job 101:
Design EC_TOP, start of the top module:
module EC_TOP(
    clk, rst_n, in_valid,
    in_Px, in_Py, in_Qx, in_Qy, in_prime, in_a,
    out_valid, out_Rx, out_Ry
);
clock: 105.0 ns
lec_check: 0
abc_area: 0
cap_margin: 0
cell_pad_in_sites_detail_placement: 0
cell_pad_in_sites_global_placement: 2
core_margin: 2
core_utilization: 47
gpl_routability_driven: 0
min_routing_layer: met1
place_density_lb_addon: 0.23
slew_margin: 35
run.sh (not shown) runs the stock make flow with config.mk's settings and CLKGATE_MAP_FILE=.
Here is what was changed in the inputs of job 102 compared with job 101.
- removing PLACE_DENSITY_LB_ADDON (formerly 0.23)
- changing CAP_MARGIN from 0 to 20
- removing CELL_PAD_IN_SITES_GLOBAL_PLACEMENT (formerly 2)
- removing MIN_ROUTING_LAYER (formerly met1)
- setting SETUP_SLACK_MARGIN to -1.47 for the first time
- changing SLEW_MARGIN from 35 to 20
- changing CORE_UTILIZATION from 47 to 40
- removing ABC_AREA (formerly 0)
- removing GPL_ROUTABILITY_DRIVEN (formerly 0)
- removing CELL_PAD_IN_SITES_DETAIL_PLACEMENT (formerly 0)
- changing the clock period (ns, I/O delays scaled along) from 105.0 to 72.4
Findings:
Job 102 finished all stages; the layout is clean.
Looking at master of the slowest instance on the critical path, the dfstp_4 result is from job 102; the a21oi_1 one comes from job 101.
Compared with job 101, in job 102 routed via count shows no meaningful change, count of TritonRoute iterations in the first routing pass went up by 2, clock skew barely changed, post-route cell area grew by about 1.5%.
Compared with job 101, job 102 shows number of tap cells added at floorplan higher by 102.
Job 102 against job 101: utilization decreased 6.9 points; final routed wirelength across all metal layers went down.
Setup changes, job 102 to job 103
- swapping 40 for 71 in CORE_UTILIZATION
- putting PLACE_DENSITY_LB_ADDON at 0.02 where nothing was set
- clearing SETUP_SLACK_MARGIN, which used to be -1.47
- putting TNS_END_PERCENT at 5 where nothing was set
- swapping 72.4 for 60.6 in the clock period (ns, I/O delays scaled along)
### Flow results
- Completing all stages was not enough for job 103: its layout failed the final checks because of negative setup slack.
- Post-CTS setup-driven buffer insertion count: job 103 vs job 102 up 73
- The aggregate global-route resource usage of job 103 exceeds that of job 102 by 21 points.
- Worst hold margin essentially unchanged between job 102 and job 103.
- Summary of job 103 over job 102: worst-case setup margin in the final layout decreased by 4820 ps relative to the old numbers, fmax increased by about 11% relative to the old numbers.
Input changes introduced in job 104 (baseline for comparison: job 103):
- TNS_END_PERCENT no longer set, was 5
- PLACE_DENSITY_LB_ADDON no longer set, was 0.02
- CORE_UTILIZATION now 64, was 71
- the clock period (ns, I/O delays scaled along) now 72.4, was 60.6
--- outcome ---
- Job 104: flow completed, timing, DRC and antenna clean
- Changes observed in job 104 relative to job 103: maximum number of pins on one net before global-route repair has increased; critical path depth went up 3.4%; minimum clock period rose by 6130 ps; hold slack dropped 12 ps; total routed wirelength -10%.
- Comparing job 103 and job 104, the higher met1 track utilization from global routing is on job 103.


Setup of run 1:
Starting RTL as in the previous note.
make LEC_CHECK=0 CAP_MARGIN=40 CORE_MARGIN=3 CORE_UTILIZATION=43 CTS_CLUSTER_SIZE=55 GPL_TIMING_DRIVEN=0 HOLD_SLACK_MARGIN=0.2 SETUP_SLACK_MARGIN=5.0 SLEW_MARGIN=0 TNS_END_PERCENT=5 finish   # period 42.2 ns
To summarise run 1: no stage aborted, but the layout did not pass its checks, failing on negative setup slack.
#### Input delta (run 2 over run 1)
# run 1
export LEC_CHECK = 0
export CAP_MARGIN = 40
export CORE_MARGIN = 3
export CORE_UTILIZATION = 43
export CTS_CLUSTER_SIZE = 55
export GPL_TIMING_DRIVEN = 0
export HOLD_SLACK_MARGIN = 0.2
export SETUP_SLACK_MARGIN = 5.0
export SLEW_MARGIN = 0
export TNS_END_PERCENT = 5
create_clock -name core_clock -period 42.2 [get_ports {clk}]
# run 2
export LEC_CHECK = 0
export CAP_MARGIN = 20
export CORE_MARGIN = 2
export CORE_UTILIZATION = 65
export SLEW_MARGIN = 20
create_clock -name core_clock -period 60.6 [get_ports {clk}]
Run 2 had finished all stages when the layout checks came back failing, citing negative setup slack. Comparing run 2 and run 1, the lower total instance count after detailed placement is on run 2. Per the comparison of run 2 with run 1, die area saw a decrease, minimum setup slack in the final design +20.11 ns. Diff run 2 and run 1: portion of the clock cycle consumed by the worst path in the final layout lower in run 2. From run 1 to run 2 the numbers moved as follows: area fraction in and, or, nand and nor cells after synthesis held; count of boundary I/O pins held steady; fmax moved up.
## Diff of input files: run 3 against run 2
# run 2
export LEC_CHECK = 0
export CAP_MARGIN = 20
export CORE_MARGIN = 2
export CORE_UTILIZATION = 65
export SLEW_MARGIN = 20
create_clock -name core_clock -period 60.6 [get_ports {clk}]
# run 3
export LEC_CHECK = 0
export ABC_AREA = 1
export CAP_MARGIN = 20
export CORE_MARGIN = 2
export CORE_UTILIZATION = 72
export CTS_CLUSTER_DIAMETER = 202
export PLACE_DENSITY_LB_ADDON = 0.01
export SETUP_SLACK_MARGIN = 3.76
export SLEW_MARGIN = 20
create_clock -name core_clock -period 14.2 [get_ports {clk}]
Results
Run 3 is listed as incomplete: the tool reported an error in 4_1_cts and the run ended there. Relative to run 2, synthesis area per yosys has increased by about 2.6% in run 3. Run 3 does better than run 2 on die area. Between run 2 and run 3, post-synth design cell area increased. Post-detailed-placement half-perimeter wirelength was lower in the run labelled run 2. Synthesized instance count: run 3 vs run 2 up 581. Comparing run 3 and run 2, synthesized-area fraction occupied by ao, oa, aoi and oai cells is higher on run 2. As of run 3, total number of placement rows had fallen by a few percent compared to run 2. Summary of run 3 over run 2: placeable core region went down 7.9%; overall die width went down 7.3 um; worst slack after detailed placement went down 38.73 ns; post-synthesis cell count from yosys went up about 19%.
The following lists how run 4 was set up differently from run 3:
# run 3
export LEC_CHECK = 0
export ABC_AREA = 1
export CAP_MARGIN = 20
export CORE_MARGIN = 2
export CORE_UTILIZATION = 72
export CTS_CLUSTER_DIAMETER = 202
export PLACE_DENSITY_LB_ADDON = 0.01
export SETUP_SLACK_MARGIN = 3.76
export SLEW_MARGIN = 20
create_clock -name core_clock -period 14.2 [get_ports {clk}]
# run 4
export LEC_CHECK = 0
export CAP_MARGIN = 20
export CORE_MARGIN = 2
export CORE_UTILIZATION = 72
export CTS_CLUSTER_DIAMETER = 210
export PLACE_DENSITY_LB_ADDON = 0.02
export SLEW_MARGIN = 20
create_clock -name core_clock -period 60.6 [get_ports {clk}]
Results
Run 4 did not run to completion, as it errored out during 5_1_grt. Die width, run 4 vs run 3: down slightly. Register share after synthesis up 0.28 points in run 4 wrt run 3. XOR/XNOR share of the synthesized area, run 3 and run 4, lower one = run 3. Against run 3, run 4 reports a number of cell rows that is lower. Summary of run 4 over run 3: weighted congestion at the end of routability-driven global placement went down; total die size went down; arithmetic-cell share of the synthesized area counting full adders, half adders and majority gates went up.
